// ARM
module ARM(
    input CLK,
    input RESET,
    input [31:0] InstrF,
    input [31:0] ReadData,
    output reg MemWriteM,
    output [31:0] PCF,
    output reg [31:0] ALUResultM,
    output [31:0] WriteData
    );
Size: roughly 830 flip-flops, roughly 46000 um^2 of cells after synthesis.
make LEC_CHECK=0 ABC_AREA=1 CAP_MARGIN=20 CORE_MARGIN=2 CORE_UTILIZATION=72 CTS_CLUSTER_DIAMETER=398 SETUP_SLACK_MARGIN=0.38 SLEW_MARGIN=20 finish   # period 5.5 ns
run.sh (not shown) runs the stock make flow with config.mk's settings and CLKGATE_MAP_FILE=.
The starting point ended with an error in 5_1_grt.
==> next run, changes <==
ABC_AREA = default   (was 1)
CELL_PAD_IN_SITES_DETAIL_PLACEMENT = 0   (was default)
CELL_PAD_IN_SITES_GLOBAL_PLACEMENT = 0   (was default)
CORE_UTILIZATION = 18   (was 72)
CTS_CLUSTER_DIAMETER = default   (was 398)
CTS_CLUSTER_SIZE = 77   (was default)
SETUP_SLACK_MARGIN = -0.75   (was 0.38)
clock period = 11.3 ns   (was 5.5 ns; I/O delays follow)
Outcome:
- Now the flow finished with timing, DRC and antenna clean
- area after synthesis rises slightly
- die size rises to 4.0 times its value
- synthesized cell count falls by roughly a tenth
==> next run, changes <==
CELL_PAD_IN_SITES_DETAIL_PLACEMENT = default   (was 0)
CELL_PAD_IN_SITES_GLOBAL_PLACEMENT = default   (was 0)
CORE_UTILIZATION = 66   (was 18)
CTS_CLUSTER_SIZE = 60   (was 77)
MAX_ROUTING_LAYER = met4   (was default)
SETUP_SLACK_MARGIN = default   (was -0.75)
TNS_END_PERCENT = 5   (was default)
clock period = 6.24 ns   (was 11.3 ns; I/O delays follow)
The changed run aborted during 5_1_grt with ODB-0269.
Die area decreases by 72%.
Area after synthesis is unchanged.
Synthesized cell count stays the same.
==> next run, changes <==
CORE_UTILIZATION = 45   (was 66)
CTS_CLUSTER_SIZE = default   (was 60)
MAX_ROUTING_LAYER = default   (was met4)
TNS_END_PERCENT = default   (was 5)
clock period = 4.95 ns   (was 6.24 ns; I/O delays follow)
=>
- With this change the flow finished but failed the layout checks on setup timing
- die size increases by 46%
- synthesized cell count stays the same
- area after synthesis does not change

========
## run 1
Starting RTL as in the previous note.
make LEC_CHECK=0 ABC_AREA=1 CAP_MARGIN=35 CELL_PAD_IN_SITES_DETAIL_PLACEMENT=0 CELL_PAD_IN_SITES_GLOBAL_PLACEMENT=1 CORE_ASPECT_RATIO=1.46 CORE_MARGIN=2 CORE_UTILIZATION=72 CTS_CLUSTER_DIAMETER=367 CTS_CLUSTER_SIZE=26 GPL_ROUTABILITY_DRIVEN=0 GPL_TIMING_DRIVEN=1 HOLD_SLACK_MARGIN=0.06 MIN_ROUTING_LAYER=met1 PLACE_DENSITY_LB_ADDON=0.22 SETUP_SLACK_MARGIN=-1.18 SLEW_MARGIN=30 TNS_END_PERCENT=50 finish   # period 14.9 ns
Run 1 never completed; the flow aborted with a tool error in 3_1_place_gp_skip_io.
## Diff of input files: run 2 against run 1
Settings: GPL_TIMING_DRIVEN no longer set, was 1; MIN_ROUTING_LAYER no longer set, was met1; CORE_UTILIZATION now 40, was 72; CELL_PAD_IN_SITES_GLOBAL_PLACEMENT no longer set, was 1; HOLD_SLACK_MARGIN no longer set, was 0.06; ABC_AREA no longer set, was 1; CELL_PAD_IN_SITES_DETAIL_PLACEMENT no longer set, was 0; PLACE_DENSITY_LB_ADDON no longer set, was 0.22; CTS_CLUSTER_SIZE no longer set, was 26; CAP_MARGIN now 20, was 35; SETUP_SLACK_MARGIN no longer set, was -1.18; CORE_ASPECT_RATIO no longer set, was 1.46; CTS_CLUSTER_DIAMETER no longer set, was 367; TNS_END_PERCENT no longer set, was 50; GPL_ROUTABILITY_DRIVEN no longer set, was 0; SLEW_MARGIN now 20, was 30; the clock period (ns, I/O delays scaled along) now 9.0, was 14.9.
--- outcome ---
Run 2 | status: complete | timing, DRC, antenna: pass
In the tables for run 1 and run 2, mux contribution to synthesized area reads higher with run 2.
Die area (lower): run 1
Re chip area line of the yosys report: run 1 and run 2 aren't equal, and the lower value belongs to run 1.
Run 1 ended up with simple AND/OR/NAND/NOR gates as its main combinational cell family by area after synthesis; run 2 ended up with AND-OR/OR-AND gates.
Of run 1 and run 2, the higher total number of placement rows belongs to run 2.
From run 1 to run 2 the numbers moved as follows: number of cell instances after yosys synthesis lost 644; total nets after synthesis shrank by 11%.
Between run 1 and run 2, the difference in post-synth tally of flip-flops with integrated enable is negligible.
Against run 1, synthesized cell count in run 2 fell by more than 10%.
Looking at number of distinct library cells after synthesis across run 1 and run 2, the one that comes out higher is run 2.
Diff run 2..run 1 | synthesized-area fraction occupied by adder cells | negligible
### run 2 -> run 3
Settings: an added SETUP_SLACK_MARGIN of 1.63; an added TNS_END_PERCENT of 5; a change of CORE_UTILIZATION from 40 to 68; an added PLACE_DENSITY_LB_ADDON of 0.07; a change of the clock period (ns, I/O delays scaled along) from 9.0 to 5.54.
### Flow results
What run 3 reported for floorplan row count has to be multiplied by 1.3 to get the figure for run 2. Re synthesized cell count: no difference whatsoever between run 2 and run 3. As the logs show, run 3 stopped at 5_1_grt after a tool error, so it never reached the end of the flow. The share of the core filled by cells before placement in run 3 sits 28 points above the value recorded for run 2. Re placed wire-length estimate after detailed placement: run 3 and run 2 aren't equal, and the lower value belongs to run 3. Higher placement-stage cell area was reported by run 3, not run 2. In terms of count of placed standard cells including taps, run 3 and run 2 differ only marginally. Going from run 2 to run 3, synthesized cell area comparable, number of enable-type register cells in the synthesized netlist comparable, number of buffers inserted during clock tree synthesis now smaller, floorplan die width now smaller. Area enclosed by the die boundary, run 3 vs run 2: down by more than a quarter.
--- input diff run 3..run 4 ---
Settings: PLACE_DENSITY_LB_ADDON: 0.07 -> 0.08; CTS_CLUSTER_DIAMETER: unset -> 189; SETUP_SLACK_MARGIN: 1.63 -> 1.82; TNS_END_PERCENT: 5 -> 30; CORE_UTILIZATION: 68 -> 40; the clock period (ns, I/O delays scaled along): 5.54 -> 9.0.
## What came out
Run 4 finished every step from synthesis to the final layout, and the layout passed the timing, DRC and antenna checks. Run 3 never completed; the flow aborted with a tool error in 5_1_grt. Run 3 -> run 4: I/O pin count delta 0, exact match. Taking run 3 as the reference, in run 4 die span in y climbed 30%; placer congestion estimate dropped 0.25. Summary — total placed instance area, run 4 relative to run 3: lower, by 4300 um^2. Die size delta (run 4 − run 3): unfavourable. On run 4: sum of net half-perimeters after detailed placement is about 10% higher than what run 3 gave. Worst-case setup slack after placement (higher): run 4. Between run 4 and run 3, the post-synthesis cell type count does not differ in any meaningful way. Synthesized chip area reported by yosys: run 4 vs run 3 identical. Width of the chip, run 4 and run 3, lower one = run 3. Taking run 4 over run 3, the number of placement rows ratio works out to 1.3.

========
ARM again, from the RTL that the note above started with.
clock: 6.4 ns
lec_check: 0
abc_area: 0
cap_margin: 20
cell_pad_in_sites_global_placement: 0
core_margin: 2
core_utilization: 70
cts_cluster_diameter: 367
cts_cluster_size: 49
gpl_timing_driven: 1
hold_slack_margin: 0.06
place_density: 0.65
setup_slack_margin: -0.09
slew_margin: 20
The baseline aborted during 5_1_grt.
==> next run, changes <==
- ABC_AREA: 0 -> 1
- CELL_PAD_IN_SITES_DETAIL_PLACEMENT: not set -> 2
- CELL_PAD_IN_SITES_GLOBAL_PLACEMENT: 0 -> not set
- CORE_MARGIN: 2 -> 7
- CORE_UTILIZATION: 70 -> 40
- CTS_CLUSTER_DIAMETER: 367 -> 344
- CTS_CLUSTER_SIZE: 49 -> 38
- GPL_ROUTABILITY_DRIVEN: not set -> 0
- GPL_TIMING_DRIVEN: 1 -> 0
- HOLD_SLACK_MARGIN: 0.06 -> not set
- MAX_ROUTING_LAYER: not set -> met4
- MIN_ROUTING_LAYER: not set -> met2
- PLACE_DENSITY: 0.65 -> not set
- SETUP_SLACK_MARGIN: -0.09 -> not set
- clock period: 6.4 -> 9.19 ns (I/O delays scaled with it)
=>
- The new run did not get past 5_1_grt with GRT-0116
- synthesized area shrinks by 1.5%
- die size is higher by 81%
- synthesized cell count rose by 13%
